Setup of run A:
==> flow/design.v (excerpt) <==
module alu_top (
    input             clk,
    input      [7:0]  a_in,
    input      [7:0]  b_in,
    input      [3:0]  command_in,
    input             oe,
    output reg [15:0] d_out
);
Size in the first run: ~1300 cells after synthesis, ~38 I/O pins.
clock: 16.9 ns
lec_check: 0
abc_area: 0
cap_margin: 15
core_aspect_ratio: 0.87
core_margin: 2
core_utilization: 46
cts_cluster_diameter: 390
gpl_timing_driven: 0
setup_slack_margin: 2.69
slew_margin: 40
run.sh (not shown) runs the stock make flow with config.mk's settings and CLKGATE_MAP_FILE=.
Final checks on run A, whose flow otherwise completed, came back failing, citing setup timing.
The inputs of run B differ from those of run A as listed below.
Settings: swapping 0 for 1 in ABC_AREA; putting HOLD_SLACK_MARGIN at 0.29 where nothing was set; clearing GPL_TIMING_DRIVEN, which used to be 0; swapping 46 for 65 in CORE_UTILIZATION; swapping 15 for 0 in CAP_MARGIN; swapping 390 for 354 in CTS_CLUSTER_DIAMETER; swapping 16.9 for 24.6 in the clock period (ns, I/O delays scaled along).
==> results <==
- Run B: flow complete, layout not clean; failing: setup timing
- Final area | run B below run A
- Run B vs run A — maximum achievable frequency dropped by a few percent
- Run B does better than run A on worst setup margin.
- Compared to run A, run B has count of clock-buffer cells in the layout 1 higher.
- Run B against run A; site row count is down by more than 10%.
- Re met3 global-route usage: run A was lower than run B.
Input changes introduced in run C (baseline for comparison: run B):
Settings: swapping 1 for 0 in ABC_AREA; swapping 0 for 15 in CAP_MARGIN; swapping 65 for 33 in CORE_UTILIZATION; clearing HOLD_SLACK_MARGIN, which used to be 0.29; swapping 354 for 137 in CTS_CLUSTER_DIAMETER; swapping 24.6 for 16.9 in the clock period (ns, I/O delays scaled along).
## What came out
Each of run C and run B falls short of a clean finish.
Ran to the end and failed final checks on setup timing: run B.
Run C finished all stages; however, its layout fails the closing checks, the failures being setup timing.
When run C is measured against run B, its critical path depth turns out about 30% lower.
Per the comparison of run C with run B, sequential share of layout area fell by 0.46 points; maximum cell stage delay along the critical path fell by 0.09 ns.
Comparing run C and run B, multiplexer share of the synthesized area is lower on run B.
On length of the first detailed-routing pass in iterations, the higher figure sits with run B, not run C.
Run B → run C: yosys stat cell total fell by about 18%; largest net degree at the start of global routing rose by 18; cell area after layout rose by 9.1%.
On per-cell routed wire length, the higher figure sits with run B, not run C.
As of run C, synthesized cell count had fallen by more than 10% compared to run B.
Input changes introduced in run D (baseline for comparison: run C):
Settings: CORE_UTILIZATION now 61, was 33; SETUP_SLACK_MARGIN no longer set, was 2.69; ABC_AREA no longer set, was 0; SLEW_MARGIN now 20, was 40; CAP_MARGIN now 20, was 15; CTS_CLUSTER_DIAMETER no longer set, was 137; CORE_ASPECT_RATIO no longer set, was 0.87; the clock period (ns, I/O delays scaled along) now 16.0, was 16.9.
==> results <==
- Launching element of the worst setup path: b_q[2] -> run D, b_q[0] -> run C
- Initial cell density of the core, run D and run C: lower on run C
- Run D: flow complete, layout not clean; failing: capacitance limit, slew limit, setup timing
- Critical path depth ends up higher on run C.
- Diff run C -> run D: initial antenna violation count has increased, flip-flop and latch count has remained practically unchanged, final net count has decreased, post-CTS setup buffer count has decreased.
- Clock input transition at the sequential cells of the worst setup and hold paths of run C is on par with run D.
- Routed via count divided by cell count, run D and run C: lower on run C
- Looking at final area, run D sits 1.9% lower than run C does.

* * *

v58:
alu_top again, from the RTL that the note above started with.
## alu_top
module alu_top (
    input             clk,
    input      [7:0]  a_in,
    input      [7:0]  b_in,
    input      [3:0]  command_in,
    input             oe,
    output reg [15:0] d_out
);
clock: 16.9 ns
lec_check: 0
abc_area: 0
cap_margin: 25
core_aspect_ratio: 0.87
core_margin: 2
core_utilization: 55
cts_cluster_diameter: 137
gpl_timing_driven: 0
hold_slack_margin: 0.07
setup_slack_margin: 2.69
slew_margin: 40
v58 finished every stage; the final checks, however, were not passed, the failures being negative setup slack.
What v48 does differently from v58 at the input level:
# v58
export LEC_CHECK = 0
export ABC_AREA = 0
export CAP_MARGIN = 25
export CORE_ASPECT_RATIO = 0.87
export CORE_MARGIN = 2
export CORE_UTILIZATION = 55
export CTS_CLUSTER_DIAMETER = 137
export GPL_TIMING_DRIVEN = 0
export HOLD_SLACK_MARGIN = 0.07
export SETUP_SLACK_MARGIN = 2.69
export SLEW_MARGIN = 40
create_clock -name core_clock -period 16.9 [get_ports {clk}]
# v48
export LEC_CHECK = 0
export ABC_AREA = 1
export CAP_MARGIN = 15
export CORE_ASPECT_RATIO = 0.87
export CORE_MARGIN = 2
export CORE_UTILIZATION = 33
export CTS_CLUSTER_DIAMETER = 137
export SETUP_SLACK_MARGIN = -1.59
export SLEW_MARGIN = 40
create_clock -name core_clock -period 16.9 [get_ports {clk}]
--- outcome ---
NOTE: cell count after synthesis in v48 exceeds that of v58
Of v48 and v58, not a single run came through the flow clean.
Although it ran to completion, v58 produced a layout that fails the final checks because of negative setup slack.
Looking at met1 usage in global routing, v48 sits 16 points below v58.
Summary of v48 over v58: cell depth of the worst setup path grew by 56, global-route wire length before repair has increased, layout overhead on the synthesized area picked up an extra 23 points.
Routed wire length per instance: v48 and v58 compared, higher one is v58
Higher wire length goes to v48 over v58.
Summary of v48 over v58: fraction of the cycle the final worst path needs fell 10 points.
The following lists how v2 was set up differently from v48:
# v48
export LEC_CHECK = 0
export ABC_AREA = 1
export CAP_MARGIN = 15
export CORE_ASPECT_RATIO = 0.87
export CORE_MARGIN = 2
export CORE_UTILIZATION = 33
export CTS_CLUSTER_DIAMETER = 137
export SETUP_SLACK_MARGIN = -1.59
export SLEW_MARGIN = 40
create_clock -name core_clock -period 16.9 [get_ports {clk}]
# v2
export LEC_CHECK = 0
export ABC_AREA = 1
export CAP_MARGIN = 15
export CORE_ASPECT_RATIO = 0.87
export CORE_MARGIN = 2
export CORE_UTILIZATION = 72
export CTS_CLUSTER_DIAMETER = 354
export CTS_CLUSTER_SIZE = 19
export SETUP_SLACK_MARGIN = 2.69
export SLEW_MARGIN = 40
create_clock -name core_clock -period 24.6 [get_ports {clk}]
[summary]
Comparing v48 against v2, there is no change at all in chip area estimate from yosys synthesis. Area after synthesis: v2 vs v48 identical. Taking v48 as the reference, in v2 starting density of the core +41 points; count of instances resized after the clock tree is built +2; height of the chip -53 um. [v48] flow finished | final checks: failed | reasons: negative setup slack. As the logs show, v2 stopped at global routing (5_1_grt) after a tool error, so it never reached the end of the flow. Compared with v48, die size in v2 decreased by more than half. Taking v48 over v2, the number of setup buffers added after CTS ratio works out to 1.12. Diff v48 -> v2: flip-flop and latch count after synthesis ~0 delta; placer congestion estimate climbed about 11%; setup slack at placement has increased.
> inputs changed (v2 -> v33)
# v2
export LEC_CHECK = 0
export ABC_AREA = 1
export CAP_MARGIN = 15
export CORE_ASPECT_RATIO = 0.87
export CORE_MARGIN = 2
export CORE_UTILIZATION = 72
export CTS_CLUSTER_DIAMETER = 354
export CTS_CLUSTER_SIZE = 19
export SETUP_SLACK_MARGIN = 2.69
export SLEW_MARGIN = 40
create_clock -name core_clock -period 24.6 [get_ports {clk}]
# v33
export LEC_CHECK = 0
export ABC_AREA = 1
export CAP_MARGIN = 15
export CORE_ASPECT_RATIO = 0.87
export CORE_MARGIN = 2
export CORE_UTILIZATION = 65
export CTS_CLUSTER_DIAMETER = 354
export SETUP_SLACK_MARGIN = 2.69
export SLEW_MARGIN = 40
create_clock -name core_clock -period 24.6 [get_ports {clk}]
Although v33 finished all stages, its layout failed final checks on negative setup slack. Compared with v2, in v33 number of core rows went up 2, die boundary height went up about 5%, post-synth area from yosys stat held, area of the die went up 1600 um2.
Input-level comparison between v37 and v33:
# v33
export LEC_CHECK = 0
export ABC_AREA = 1
export CAP_MARGIN = 15
export CORE_ASPECT_RATIO = 0.87
export CORE_MARGIN = 2
export CORE_UTILIZATION = 65
export CTS_CLUSTER_DIAMETER = 354
export SETUP_SLACK_MARGIN = 2.69
export SLEW_MARGIN = 40
create_clock -name core_clock -period 24.6 [get_ports {clk}]
# v37
export LEC_CHECK = 0
export ABC_AREA = 1
export CAP_MARGIN = 5
export CORE_ASPECT_RATIO = 0.87
export CORE_MARGIN = 2
export CORE_UTILIZATION = 70
export CTS_CLUSTER_DIAMETER = 354
export SETUP_SLACK_MARGIN = -1.96
export SLEW_MARGIN = 40
export TNS_END_PERCENT = 10
create_clock -name core_clock -period 20.4 [get_ports {clk}]
## What came out
As far as yosys-reported design area after synthesis is concerned, v37 and v33 perform about the same. v37 -> v33: area fraction in compound gates delta 0, exact match. In v37 relative to v33, die height had gone down by a few percent. The flow ran to completion for all of v33 and v37 but v37, which stopped partway. v37: DPL-0038 in clock tree synthesis (4_1_cts) -> run aborted. Layout checks on v33: not met. Flow itself completed; violations: negative setup slack. From v33 to v37 the numbers moved as follows: number of library cell types mapped by synthesis held, effective utilization at floorplan higher. Compared with v33, v37 shows a lower overall die width. Re number of placed instances, taps included: v37 is 15% up on v33. | worst setup slack before clock tree synthesis | v37 vs v33 | worse |. v37 vs. v33: die area went down 6.9%, detailed-placement wirelength estimate went up 33%.
Input-level comparison between v34 and v37:
# v37
export LEC_CHECK = 0
export ABC_AREA = 1
export CAP_MARGIN = 5
export CORE_ASPECT_RATIO = 0.87
export CORE_MARGIN = 2
export CORE_UTILIZATION = 70
export CTS_CLUSTER_DIAMETER = 354
export SETUP_SLACK_MARGIN = -1.96
export SLEW_MARGIN = 40
export TNS_END_PERCENT = 10
create_clock -name core_clock -period 20.4 [get_ports {clk}]
# v34
export LEC_CHECK = 0
export ABC_AREA = 1
export CAP_MARGIN = 20
export CORE_MARGIN = 2
export CORE_UTILIZATION = 68
export SLEW_MARGIN = 20
create_clock -name core_clock -period 32.0 [get_ports {clk}]
### Flow results
v37 did not finish; the tool stopped in clock tree synthesis (4_1_cts) with error DPL-0038.
The final layout from v34, which completed every stage, passed the timing, design-rule and antenna checks at the end of the flow.
Comparing v37 against v34, there is no change at all in number of top-level pins.
On half-perimeter wire length of the detailed placement result, v37 loses to v34.
v34 vs v37, global placer's final weighted congestion went down by 0.083.
Compare v37 and v34 | horizontal die size lower: v34
Die size: v34 > v37
v34 against v37; cell area after placement is down by more than 10%.
